==> inputs of job 7860 <==
==> flow/design.v <==
module joltage #(parameter int LENGTH = 100) (
    input logic clk, rst, start, data_valid,
    input logic [4*LENGTH-1:0] line_flat,
    output logic [15:0] joltage1_out,
    output logic [63:0] joltage2_out,
    output logic done
    );
    logic [3:0] line [0:LENGTH-1];
    genvar k;
    generate
        for (k = 0; k < LENGTH; k++) begin : unflatten
            assign line[k] = line_flat[4*k +: 4];
        end
    endgenerate
    parameter IDLE   = 4'b000_0,
              DATA   = 4'b001_0,
              CALC_1 = 4'b010_0,
              CALC_2 = 4'b011_0,
              SUM    = 4'b100_0,
              DONE   = 4'b101_1;
    logic [3:0] state;
    assign done = state[0];
    logic [3:0] buffer [0:LENGTH-1-2];
    logic [3:0] shift_last;
    assign shift_last = buffer[LENGTH-1-2];
    logic [$clog2(LENGTH)-1:0] counter;
    logic [3:0] p1_curr_jolt [0:1];
    logic p1_jolt_en [0:1];
    always_comb begin : p1_comb 
        p1_jolt_en[0] = shift_last >= p1_curr_jolt[0];
        p1_jolt_en[1] = (p1_curr_jolt[0] >= p1_curr_jolt[1]) && p1_jolt_en[0];
    end
    always_ff @(posedge clk) begin : p1_seq
        if (state == DATA) begin
            p1_curr_jolt[0] <= line[LENGTH-2];
            p1_curr_jolt[1] <= line[LENGTH-1];
        end
        else if (state == CALC_1 || state == CALC_2) begin
            p1_curr_jolt[0] <= p1_jolt_en[0] ? shift_last : p1_curr_jolt[0];
            p1_curr_jolt[1] <= p1_jolt_en[1] ? p1_curr_jolt[0] : p1_curr_jolt[1];
        end
        if (state == IDLE)
            joltage1_out <= 16'd0;
        else if (state == SUM)
            joltage1_out <= joltage1_out + p1_curr_jolt[0] * 4'd10 + p1_curr_jolt[1];
    end
    logic [3:0] p2_curr_jolt [0:11];
    logic p2_jolt_en [0:11];
    always_comb begin : p2_comb
        p2_jolt_en[0] = (shift_last >= p2_curr_jolt[0]);
        for (int z = 1; z < 12; z++) begin
            p2_jolt_en[z] = (p2_curr_jolt[z-1] >= p2_curr_jolt[z]) && p2_jolt_en[z-1];
        end
    end
    genvar i;
    generate
        for (i = 0; i < 12; i++) begin
            always_ff @(posedge clk) begin : p2_seq
                if (state == DATA) begin
                    p2_curr_jolt[i] <= line[LENGTH-12+i];
                end
                else if (state == CALC_2) begin
                    if (i == 0)
                        p2_curr_jolt[i] <= p2_jolt_en[i] ? shift_last : p2_curr_jolt[i];
                    else
                        p2_curr_jolt[i] <= p2_jolt_en[i] ? p2_curr_jolt[i-1] : p2_curr_jolt[i];
                end
            end
        end
    endgenerate
    logic [39:0] stage1, stage2, stage3, stage4, stage5, stage6;
    logic [39:0] stage7, stage8, stage9, stage10, stage11, stage12;
    always_comb begin : mult_add  
        stage1  = p2_curr_jolt[0];
        stage2  = (stage1  * 10) + p2_curr_jolt[1];
        stage3  = (stage2  * 10) + p2_curr_jolt[2];
        stage4  = (stage3  * 10) + p2_curr_jolt[3];
        stage5  = (stage4  * 10) + p2_curr_jolt[4];
        stage6  = (stage5  * 10) + p2_curr_jolt[5];
        stage7  = (stage6  * 10) + p2_curr_jolt[6];
        stage8  = (stage7  * 10) + p2_curr_jolt[7];
        stage9  = (stage8  * 10) + p2_curr_jolt[8];
        stage10 = (stage9  * 10) + p2_curr_jolt[9];
        stage11 = (stage10 * 10) + p2_curr_jolt[10];
        stage12 = (stage11 * 10) + p2_curr_jolt[11];
    end
    always_ff @(posedge clk) begin : p2_joltage_sum
        if (state == IDLE)
            joltage2_out <= 64'd0;
        else if (state == SUM) begin
            joltage2_out <= joltage2_out + stage12;
        end
    end
    always_ff @(posedge clk) begin : counter_logic
        if (state == DATA)
            counter <= '0;
        else if (state == CALC_1 || state == CALC_2)
            counter <= counter + 1'b1;
    end
    genvar j;
    generate
        for (j = 0; j < LENGTH-2; j++) begin
            always_ff @(posedge clk) begin : shift_reg
                if ((state == DATA) && data_valid) begin
                    buffer[j] <= line[j];
                end
                if (state == CALC_1 || state == CALC_2) begin
                    buffer[j] <= buffer[j-1];
                    if (j == 0)
                        buffer[j] <= 4'd0;
                end
            end
        end
    endgenerate
    always_ff @(posedge clk) begin : state_transitions
        if (rst) begin
            state <= IDLE;
        end
        else begin
            case (state)
                IDLE: state <= start ? DATA : IDLE;
                DATA: state <= data_valid ? CALC_1 : DATA;
                CALC_1: state <= counter == 4'd9 ? CALC_2 : CALC_1;
                CALC_2: state <= counter == LENGTH - 2'd3 ? SUM : CALC_2;
                SUM: state <= DONE;
                DONE: state <= start ? DATA : DONE;
                default : ;
            endcase
        end
    end
endmodule
==> flow/run.sh <==
#!/bin/bash
# the make line also repeats each setting of config.mk as NAME=value (left out here)
make -C /OpenROAD-flow-scripts/flow DESIGN_CONFIG=/design/flow/config.mk WORK_HOME=/design/flow/orfs CLKGATE_MAP_FILE= finish
==> flow/config.mk <==
export PLATFORM = sky130hd
export DESIGN_NAME = joltage
export DESIGN_NICKNAME = joltage
export VERILOG_FILES = /design/flow/design.v
export SDC_FILE = /design/flow/constraint.sdc
export NUM_CORES = 4
export LEC_CHECK = 0
export ABC_AREA = 1
export CAP_MARGIN = 5
export CELL_PAD_IN_SITES_DETAIL_PLACEMENT = 2
export CELL_PAD_IN_SITES_GLOBAL_PLACEMENT = 2
export CORE_ASPECT_RATIO = 1.01
export CORE_MARGIN = 2
export CORE_UTILIZATION = 20
export CTS_CLUSTER_SIZE = 11
export GPL_ROUTABILITY_DRIVEN = 0
export HOLD_SLACK_MARGIN = 0.22
export MIN_ROUTING_LAYER = met2
export PLACE_DENSITY_LB_ADDON = 0.21
export SETUP_SLACK_MARGIN = -0.07
export SLEW_MARGIN = 40
export TNS_END_PERCENT = 60
==> flow/constraint.sdc <==
create_clock -name core_clock -period 17.5 [get_ports {clk}]
set_input_delay 3.5000 -clock core_clock [delete_from_list [all_inputs] [get_ports {clk}]]
set_output_delay 3.5000 -clock core_clock [all_outputs]
set_load 0.01 [all_outputs]
==> inputs of job 8311, as changes to job 7860 <==
ABC_AREA = unset   (was 1)
CAP_MARGIN = 0   (was 5)
CELL_PAD_IN_SITES_DETAIL_PLACEMENT = unset   (was 2)
CELL_PAD_IN_SITES_GLOBAL_PLACEMENT = unset   (was 2)
CORE_ASPECT_RATIO = unset   (was 1.01)
CORE_UTILIZATION = 72   (was 20)
CTS_CLUSTER_SIZE = unset   (was 11)
GPL_ROUTABILITY_DRIVEN = unset   (was 0)
HOLD_SLACK_MARGIN = unset   (was 0.22)
MAX_ROUTING_LAYER = met4   (was unset)
MIN_ROUTING_LAYER = unset   (was met2)
PLACE_DENSITY = 0.63   (was unset)
PLACE_DENSITY_LB_ADDON = unset   (was 0.21)
SETUP_SLACK_MARGIN = unset   (was -0.07)
SLEW_MARGIN = 20   (was 40)
TNS_END_PERCENT = unset   (was 60)
==> flow/constraint.sdc (replaced) <==
create_clock -name core_clock -period 23.1 [get_ports {clk}]
set_input_delay 4.6200 -clock core_clock [delete_from_list [all_inputs] [get_ports {clk}]]
set_output_delay 4.6200 -clock core_clock [all_outputs]
set_load 0.01 [all_outputs]
==> inputs of job 5653, as changes to job 7860 <==
ABC_AREA = unset   (was 1)
CAP_MARGIN = 25   (was 5)
CELL_PAD_IN_SITES_DETAIL_PLACEMENT = unset   (was 2)
CELL_PAD_IN_SITES_GLOBAL_PLACEMENT = unset   (was 2)
CORE_ASPECT_RATIO = unset   (was 1.01)
CORE_UTILIZATION = 58   (was 20)
CTS_CLUSTER_SIZE = 58   (was 11)
GPL_ROUTABILITY_DRIVEN = unset   (was 0)
HOLD_SLACK_MARGIN = unset   (was 0.22)
MIN_ROUTING_LAYER = met1   (was met2)
PLACE_DENSITY = 0.51   (was unset)
PLACE_DENSITY_LB_ADDON = unset   (was 0.21)
SETUP_SLACK_MARGIN = 3.72   (was -0.07)
SLEW_MARGIN = 20   (was 40)
TNS_END_PERCENT = 25   (was 60)
==> flow/constraint.sdc (replaced) <==
create_clock -name core_clock -period 13.9 [get_ports {clk}]
set_input_delay 2.7800 -clock core_clock [delete_from_list [all_inputs] [get_ports {clk}]]
set_output_delay 2.7800 -clock core_clock [all_outputs]
set_load 0.01 [all_outputs]
==> results <==
item	job 8311	job 7860	job 5653
Outcome	did not finish	finished with violations	finished with violations
Last stage reached	global routing (5_1_grt)	-	-
Reasons for failing layout checks	-	setup timing	setup timing
Worst path buffer plus inverter count	-	44	12
Register-to-register setup slack	-	-6220 ps	-11,250 ps
Kind of critical path	-	reg -> reg	reg -> reg
Placed Cells	7,209	13,300	8,708
Worst min-delay path category	-	reg -> reg	reg -> reg
Yosys stat chip area	0.0491 mm^2	0.0532 mm^2	0.0491 mm^2
Peak per-stage delay on the critical path	-	450 ps	820 ps
Tcrit/Tclk final	-	1.36	1.81
Cell with the biggest individual delay on the critical path	-	sky130_fd_sc_hd__fa_2	sky130_fd_sc_hd__o21ai_1
Wire length on met2	-	161,000 um	90,900 um
Layout Utilization	-	0.357	0.901
Peak Freq	-	42.2 MHz	39.8 MHz
Post-synth mux share	0.00392	0	0.00392
Number of clock buffers in the layout	-	99	80
Startpoint class of the critical path	-	flip-flop	flip-flop
Unique masters post-synth	104	67	104
Setup Total Neg Slack	-	-227,950 ps	-428,360 ps
Critical path required time	-	18,060 ps	14,400 ps
Worst Setup Slack, final	-	-6220 ps	-11,250 ps
Reg2reg path depth	-	150	103
Net count of the finished layout	-	11,500	8,880
